==> inputs of wip/delta <==
==> flow/design.v <==
`timescale 1ns / 1ps
`default_nettype none
module counterModN #(
    parameter X = 5,   
    parameter N = 20   
) (
    input wire clk,       
    input wire ce,        
    input wire en,        
    input wire reset,     
    output reg [X-1:0] count  
);
    always @(posedge clk) begin
        if (reset) begin
            count <= 0;
        end else if (ce && en) begin
            if (count == N - 1) begin
                count <= 0;
            end else begin
                count <= count + 1;
            end
        end
    end
endmodule
`timescale 1ns / 1ps
`default_nettype none
module clockDivider #(
    parameter N = 500_000   
)(
    input wire clk,        
    input wire en,         
    input wire rst,        
    output reg clk_out,    
    output wire tick       
);
    wire [31:0] count;     
    counterModN #(.X(32), .N(N)) counterMod (
        .clk(clk),
        .ce(1'b1),
        .reset(rst),
        .en(en),
        .count(count)
    );
    assign tick = (count == N - 1) && !clk_out;
    always @(posedge clk) begin
        if (rst) begin
            clk_out <= 1'b0;
        end else if (count == N - 1) begin
            clk_out <= ~clk_out;
        end
    end
endmodule
`timescale 1ns / 1ps
`default_nettype none
module debouncer(
    input wire clk,        
    input wire ce,         
    input wire rst,        
    input wire in,         
    output wire out         
);
    reg q1, q2, q3;
    always @(posedge clk) begin
        if (rst) begin
            q1 <= 1'b0;
            q2 <= 1'b0;
            q3 <= 1'b0;
        end else if (ce) begin
            q1 <= in;
            q2 <= q1;
            q3 <= q2;
        end 
    end
    assign out = (rst == 1'b1) ? 1'b0 : (q1 & q2 & q3);
endmodule
`timescale 1ns / 1ps
`default_nettype none
module synchronizer(
    input wire clk,       
    input wire ce,        
    input wire rst,       
    input wire in,        
    output wire out       
);
    reg q1, q2;
    always @(posedge clk) begin
        if (rst) begin
            q1 <= 1'b0;
            q2 <= 1'b0;
        end else if (ce) begin
            q1 <= in;
            q2 <= q1;
        end
    end
    assign out = (rst) ? 1'b0 : q2;
endmodule
`timescale 1ns / 1ps
`default_nettype none
module shift_left_register(
    input wire        clk,     
    input wire        ce,      
    input wire        rst,     
    input wire        load,    
    input wire        en,      
    input wire [7:0]  Num,     
    output reg [15:0] Out      
);
    integer i;
    always @(posedge clk) begin
        if (rst) begin
            Out <= 16'b0;
        end else if (ce) begin
            if (load) begin
                Out <= {8'b0, Num};
            end else if (en) begin
                for (i = 15; i > 0; i = i - 1) begin
                    Out[i] <= Out[i - 1];
                end
                Out[0] <= 1'b0;
            end
        end
    end
endmodule
`timescale 1ns / 1ps
`default_nettype none
module shift_right_register(
    input wire clk,          
    input wire ce,           
    input wire rst,          
    input wire load,         
    input wire en,           
    input wire [7:0] Num,    
    output reg [7:0] Out     
);
    integer i;
    always @(posedge clk) begin
        if (rst) begin
            Out <= 8'b0;
        end else if (ce) begin
            if (load) begin
                Out <= Num;   
            end else if (en) begin
                for (i = 7; i > 0; i = i - 1) begin
                    Out[i - 1] <= Out[i];
                end
                Out[7] <= 1'b0;   
            end
        end
    end
endmodule
`timescale 1ns / 1ps
`default_nettype none
module CU(
    input wire b0,        
    input wire z,         
    input wire load,      
    output wire Psel,     
    output wire EP,       
    output wire EA,       
    output wire EB,       
    output wire LA,       
    output wire LB,       
    output wire RstP      
);
    assign Psel = b0;
    assign EP = (b0 & ~load);
    assign EA = (~z | load);
    assign EB = (~z | load);
    assign LA = load;
    assign LB = load;
    assign RstP = load;
endmodule
`timescale 1ns / 1ps
`default_nettype none
module BCD #(
    parameter W = 18   
)(
    input wire [W-1:0] bin,            
    output reg [W+(W-4)/3:0] bcd       
);
    integer i, j;
    always @(bin) begin
        for (i = 0; i <= W + (W-4)/3; i = i + 1) begin
            bcd[i] = 1'b0;
        end
        bcd[W-1:0] = bin;
        for (i = 0; i <= W - 4; i = i + 1) begin
            for (j = 0; j <= i / 3; j = j + 1) begin
                if (bcd[W - i + 4*j -: 4] > 4) begin                   
                    bcd[W - i + 4*j -: 4] = bcd[W - i + 4*j -: 4] + 4'd3;
                end
            end
        end
    end
endmodule
`timescale 1ns / 1ps
`default_nettype none
module seven_seg_decoder(
    input wire en,           
    input wire [3:0] num,    
    output reg [6:0] seg     
);
    always @ (num or en) begin
        if (en) begin
            case(num)
                4'd0: seg = 7'b1000000;   
                4'd1: seg = 7'b1111001;   
                4'd2: seg = 7'b0100100;   
                4'd3: seg = 7'b0110000;   
                4'd4: seg = 7'b0011001;   
                4'd5: seg = 7'b0010010;   
                4'd6: seg = 7'b0000010;   
                4'd7: seg = 7'b1111000;   
                4'd8: seg = 7'b0000000;   
                4'd9: seg = 7'b0010000;   
                default: seg = 7'b1111111;  
            endcase
        end else begin
            seg = 7'b1111111;   
        end
    end
endmodule
`timescale 1ns / 1ps
`default_nettype none
module seven_segment_scroller #(
    parameter DIV = 250000            
)(
    input wire clk,                   
    input wire reset,                 
    input wire button_left,           
    input wire button_right,          
    input wire [19:0] product,        
    input wire sign,                  
    output reg [6:0] seg,             
    output reg [3:0] an               
);
    wire slow_tick;                            
    wire slow_level;
    wire [1:0] switch_position;                
    wire debounced_button_left, debounced_button_right;
    wire final_button_left, final_button_right;
    wire [6:0] segment_internal[4:0];          
    reg [2:0] digit_selection;        
    clockDivider #(DIV) clk_divider (
        .clk(clk),
        .en(1'b1),
        .rst(reset),
        .clk_out(slow_level),
        .tick(slow_tick)
    );
    counterModN #(.X(2), .N(4)) position_counter (
        .clk(clk),
        .ce(slow_tick),
        .reset(reset),
        .en(1'b1),
        .count(switch_position)
    );
    debouncer btn_debouncer_left (
        .clk(clk),
        .ce(slow_tick),
        .rst(reset),
        .in(button_left),
        .out(debounced_button_left)
    );
    synchronizer btn_synchronizer_left (
        .clk(clk),
        .ce(slow_tick),
        .rst(reset),
        .in(debounced_button_left),
        .out(final_button_left)
    );
    debouncer btn_debouncer_right (
        .clk(clk),
        .ce(slow_tick),
        .rst(reset),
        .in(button_right),
        .out(debounced_button_right)
    );
    synchronizer btn_synchronizer_right (
        .clk(clk),
        .ce(slow_tick),
        .rst(reset),
        .in(debounced_button_right),
        .out(final_button_right)
    );
    reg button_right_old, button_left_old;
    reg button_right_raise, button_left_raise;  
    always @(posedge clk) begin
        if (reset) begin
            digit_selection <= 3'b000;
            button_right_old <= 0;
            button_left_old <= 0;
            button_right_raise <= 0;
            button_left_raise <= 0;
        end else if (slow_tick) begin
            button_right_raise <= (button_right_old != final_button_right && final_button_right == 1'b1);
            button_left_raise <= (button_left_old != final_button_left && final_button_left == 1'b1);
            button_right_old <= final_button_right;
            button_left_old <= final_button_left;
            if (button_right_raise) begin
                if (digit_selection > 0) begin
                    digit_selection <= digit_selection - 1;
                end
                button_right_raise <= 0;
            end
            if (button_left_raise) begin
                if (digit_selection < 2) begin
                    digit_selection <= digit_selection + 1;
                end
                button_left_raise <= 0;
            end
        end
    end
    seven_seg_decoder decoder_digit_0 (.en(1'b1), .num(product[3:0]), .seg(segment_internal[0]));
    seven_seg_decoder decoder_digit_1 (.en(1'b1), .num(product[7:4]), .seg(segment_internal[1]));
    seven_seg_decoder decoder_digit_2 (.en(1'b1), .num(product[11:8]), .seg(segment_internal[2]));
    seven_seg_decoder decoder_digit_3 (.en(1'b1), .num(product[15:12]), .seg(segment_internal[3]));
    seven_seg_decoder decoder_digit_4 (.en(1'b1), .num(product[19:16]), .seg(segment_internal[4]));
    always @(*) begin
        case (switch_position)
            2'b00: begin
                an = 4'b1110;
                seg = segment_internal[digit_selection];
            end
            2'b01: begin
                an = 4'b1101;
                seg = segment_internal[digit_selection + 1];
            end
            2'b10: begin
                an = 4'b1011;
                seg = segment_internal[digit_selection + 2];
            end
            2'b11: begin
                an = 4'b0111;
                if (sign == 1)
                    seg = 7'b0111111; 
                else
                    seg = 7'b1111111;
            end
            default: begin
                an = 4'b1111;
                seg = 7'b0000000;
            end
        endcase
    end
endmodule
`timescale 1ns / 1ps
`default_nettype none
module main #(
    parameter MAIN_DIV = 8,      
    parameter SCAN_DIV = 4       
)(
    input wire clk,
    input wire rst,    
    input wire btnC,   
    input wire btnL,   
    input wire btnR,   
    input wire [7:0] num1,   
    input wire [7:0] num2,   
    output wire [6:0] seg,            
    output wire [3:0] an,              
    output wire multiplicationFinished    
);
    wire dividedClock;   
    wire dividedTick;    
    clockDivider #(MAIN_DIV) clockDiv(
        .clk(clk),
        .rst(rst),
        .en(1'b1),
        .clk_out(dividedClock),
        .tick(dividedTick)
    );
    wire [7:0] num1Complement, num2Complement;
    wire [7:0] multiplier, multiplicand;
    wire [7:0] multiplicandShifted;
    wire [15:0] multiplierShifted;
    reg  [15:0] productReg;
    reg signReg;
    wire tempSign;
    wire [19:0] bcdOutput;
    wire [15:0] tempOutput;
    assign num1Complement = ~num1 + 1'b1;
    assign num2Complement = ~num2 + 1'b1;
    assign multiplier = (num1[7] == 1) ? num1Complement : num1;
    assign multiplicand = (num2[7] == 1) ? num2Complement : num2;
    wire enableDebounce, enableSync;
    debouncer debounceInst(
        .clk(clk),
        .ce(dividedTick),
        .rst(rst),
        .in(btnC),
        .out(enableDebounce)
    );
    synchronizer syncInst(
        .clk(clk),
        .ce(dividedTick),
        .rst(rst),
        .in(enableDebounce),
        .out(enableSync)
    );
    wire Psel, EP, EA, EB, LA, LB, RstP;
    shift_right_register shiftRightReg(
        .clk(clk),
        .ce(dividedTick),
        .rst(rst),
        .load(LB),
        .en(EB),
        .Num(multiplicand),
        .Out(multiplicandShifted)
    );
    shift_left_register shiftLeftReg(
        .clk(clk),
        .ce(dividedTick),
        .rst(rst),
        .load(LA),
        .en(EA),
        .Num(multiplier),
        .Out(multiplierShifted)
    );
    CU controlUnit(
        .b0(multiplicandShifted[0]),
        .z(multiplicationFinished),  
        .load(enableSync),
        .Psel(Psel),
        .EP(EP),
        .EA(EA),
        .EB(EB),
        .LA(LA),
        .LB(LB),
        .RstP(RstP)
    );
    assign multiplicationFinished = ~(multiplicandShifted[0] | multiplicandShifted[1] | multiplicandShifted[2] | multiplicandShifted[3] | multiplicandShifted[4] | multiplicandShifted[5] | multiplicandShifted[6] | multiplicandShifted[7]);
    always @(posedge clk) begin
        if (rst) begin
            productReg <= 16'b0;
            signReg <= 1'b0;
        end else if (!dividedTick) begin
            productReg <= productReg;
        end else if (RstP == 1) begin
            productReg <= 16'b0;
            signReg <= (num1[7] ^ num2[7]) && num1 != 0 && num2 != 0;
        end else if (EP == 1) begin
            productReg <= (Psel == 1) ? productReg + multiplierShifted : productReg;
        end else begin
            productReg <= productReg;
        end
    end
    assign tempOutput = productReg;
    assign tempSign = signReg;
    BCD #(16) bcdConverter(
        .bin(tempOutput),
        .bcd(bcdOutput)
    );
    seven_segment_scroller #(SCAN_DIV) sevenSegScroller(
        .clk(clk),
        .reset(rst | RstP),
        .button_left(btnL),
        .button_right(btnR),
        .product(bcdOutput),
        .sign(tempSign),
        .seg(seg),
        .an(an)
    );
endmodule
==> flow/run.sh <==
#!/bin/bash
# the make line also repeats each setting of config.mk as NAME=value (left out here)
make -C /OpenROAD-flow-scripts/flow DESIGN_CONFIG=/design/flow/config.mk WORK_HOME=/design/flow/orfs CLKGATE_MAP_FILE= finish
==> flow/config.mk <==
export PLATFORM = sky130hd
export DESIGN_NAME = main
export DESIGN_NICKNAME = main
export VERILOG_FILES = /design/flow/design.v
export SDC_FILE = /design/flow/constraint.sdc
export NUM_CORES = 4
export LEC_CHECK = 0
export ABC_AREA = 0
export CAP_MARGIN = 10
export CELL_PAD_IN_SITES_DETAIL_PLACEMENT = 2
export CELL_PAD_IN_SITES_GLOBAL_PLACEMENT = 2
export CORE_ASPECT_RATIO = 1.1
export CORE_MARGIN = 10
export CORE_UTILIZATION = 59
export CTS_CLUSTER_DIAMETER = 336
export GPL_TIMING_DRIVEN = 1
export MAX_ROUTING_LAYER = met4
export MIN_ROUTING_LAYER = met1
export PLACE_DENSITY = 0.6
export SETUP_SLACK_MARGIN = 4.48
export SLEW_MARGIN = 35
export TNS_END_PERCENT = 30
==> flow/constraint.sdc <==
create_clock -name core_clock -period 20.0 [get_ports {clk}]
set_input_delay 4.0000 -clock core_clock [delete_from_list [all_inputs] [get_ports {clk}]]
set_output_delay 4.0000 -clock core_clock [all_outputs]
set_load 0.01 [all_outputs]
==> wip/maple (differences from wip/delta) <==
- ABC_AREA: 0 -> 1
- CAP_MARGIN: 10 -> 20
- CELL_PAD_IN_SITES_DETAIL_PLACEMENT: 2 -> default
- CELL_PAD_IN_SITES_GLOBAL_PLACEMENT: 2 -> default
- CORE_ASPECT_RATIO: 1.1 -> default
- CORE_MARGIN: 10 -> 2
- CORE_UTILIZATION: 59 -> 66
- CTS_CLUSTER_DIAMETER: 336 -> default
- CTS_CLUSTER_SIZE: default -> 97
- GPL_TIMING_DRIVEN: 1 -> default
- MAX_ROUTING_LAYER: met4 -> default
- MIN_ROUTING_LAYER: met1 -> default
- SETUP_SLACK_MARGIN: 4.48 -> default
- SLEW_MARGIN: 35 -> 20
- TNS_END_PERCENT: 30 -> default
==> flow/constraint.sdc (replaced) <==
create_clock -name core_clock -period 29.0 [get_ports {clk}]
set_input_delay 5.8000 -clock core_clock [delete_from_list [all_inputs] [get_ports {clk}]]
set_output_delay 5.8000 -clock core_clock [all_outputs]
set_load 0.01 [all_outputs]
==> wip/garnet (differences from wip/delta) <==
- ABC_AREA: 0 -> 1
- CAP_MARGIN: 10 -> 20
- CELL_PAD_IN_SITES_DETAIL_PLACEMENT: 2 -> default
- CELL_PAD_IN_SITES_GLOBAL_PLACEMENT: 2 -> default
- CORE_ASPECT_RATIO: 1.1 -> 1.97
- CORE_MARGIN: 10 -> 2
- CORE_UTILIZATION: 59 -> 40
- CTS_CLUSTER_DIAMETER: 336 -> 389
- CTS_CLUSTER_SIZE: default -> 56
- GPL_TIMING_DRIVEN: 1 -> default
- MAX_ROUTING_LAYER: met4 -> default
- MIN_ROUTING_LAYER: met1 -> default
- PLACE_DENSITY: 0.6 -> default
- SETUP_SLACK_MARGIN: 4.48 -> default
- SLEW_MARGIN: 35 -> 30
- TNS_END_PERCENT: 30 -> default
==> comparison <==
wip/maple ran to the end with no violations. wip/delta stopped in global placement without I/O, error GPL-0301. wip/garnet completed with no timing, DRC or antenna violations. Against wip/maple, the count of clock-buffer cells in the layout of wip/garnet is lower by 3. Against wip/maple, the design area of wip/garnet is higher by 1.7%. Die size, lowest first: wip/maple, wip/delta, wip/garnet. Of wip/maple and wip/delta, wip/delta has the higher synthesized area (gap 16%, measured against wip/delta). In wip/maple the clock skew is lower than in wip/garnet, by 3.0 ps. Total power: wip/garnet is larger than wip/maple (about 47%). Against wip/garnet, the non-clock buffer count of wip/maple is lower by 1. Of wip/maple and wip/garnet, wip/maple has the higher first-iteration DRC count (gap 93%, measured against wip/garnet).

* * *

==> job 1539: inputs <==
Starts from the design.v that is shown in full above.
make LEC_CHECK=0 ABC_AREA=1 CAP_MARGIN=20 CORE_ASPECT_RATIO=0.5 CORE_MARGIN=2 CORE_UTILIZATION=40 CTS_CLUSTER_DIAMETER=172 CTS_CLUSTER_SIZE=100 SLEW_MARGIN=30 TNS_END_PERCENT=15 finish   # period 20.0 ns
run.sh (not shown) runs the stock make flow with config.mk's settings and CLKGATE_MAP_FILE=.
==> inputs of job 5180, as changes to job 1539 <==
==> flow/config.mk (replaced) <==
export PLATFORM = sky130hd
export DESIGN_NAME = main
export DESIGN_NICKNAME = main
export VERILOG_FILES = /design/flow/design.v
export SDC_FILE = /design/flow/constraint.sdc
export NUM_CORES = 4
export LEC_CHECK = 0
export ABC_AREA = 0
export CAP_MARGIN = 10
export CELL_PAD_IN_SITES_DETAIL_PLACEMENT = 2
export CORE_MARGIN = 2
export CORE_UTILIZATION = 33
export CTS_CLUSTER_DIAMETER = 336
export GPL_TIMING_DRIVEN = 0
export MAX_ROUTING_LAYER = met4
export MIN_ROUTING_LAYER = met2
export PLACE_DENSITY = 0.6
export SETUP_SLACK_MARGIN = 4.48
export SLEW_MARGIN = 35
export TNS_END_PERCENT = 30
==> notes <==
Job 5180 failed in global routing (5_1_grt) with GRT-0232. Job 1539 finished with timing, DRC and antenna clean. In job 5180 the die area is larger than in job 1539, by 44%. Of job 5180 and job 1539, job 5180 has the higher synthesized area (gap about 20%, measured against job 1539). Between job 5180 and job 1539, the lower synthesized cell count is in job 5180 (gap about 2.7%, measured against job 1539).
No activity file was given, so power comes from the tool's default toggle rates.
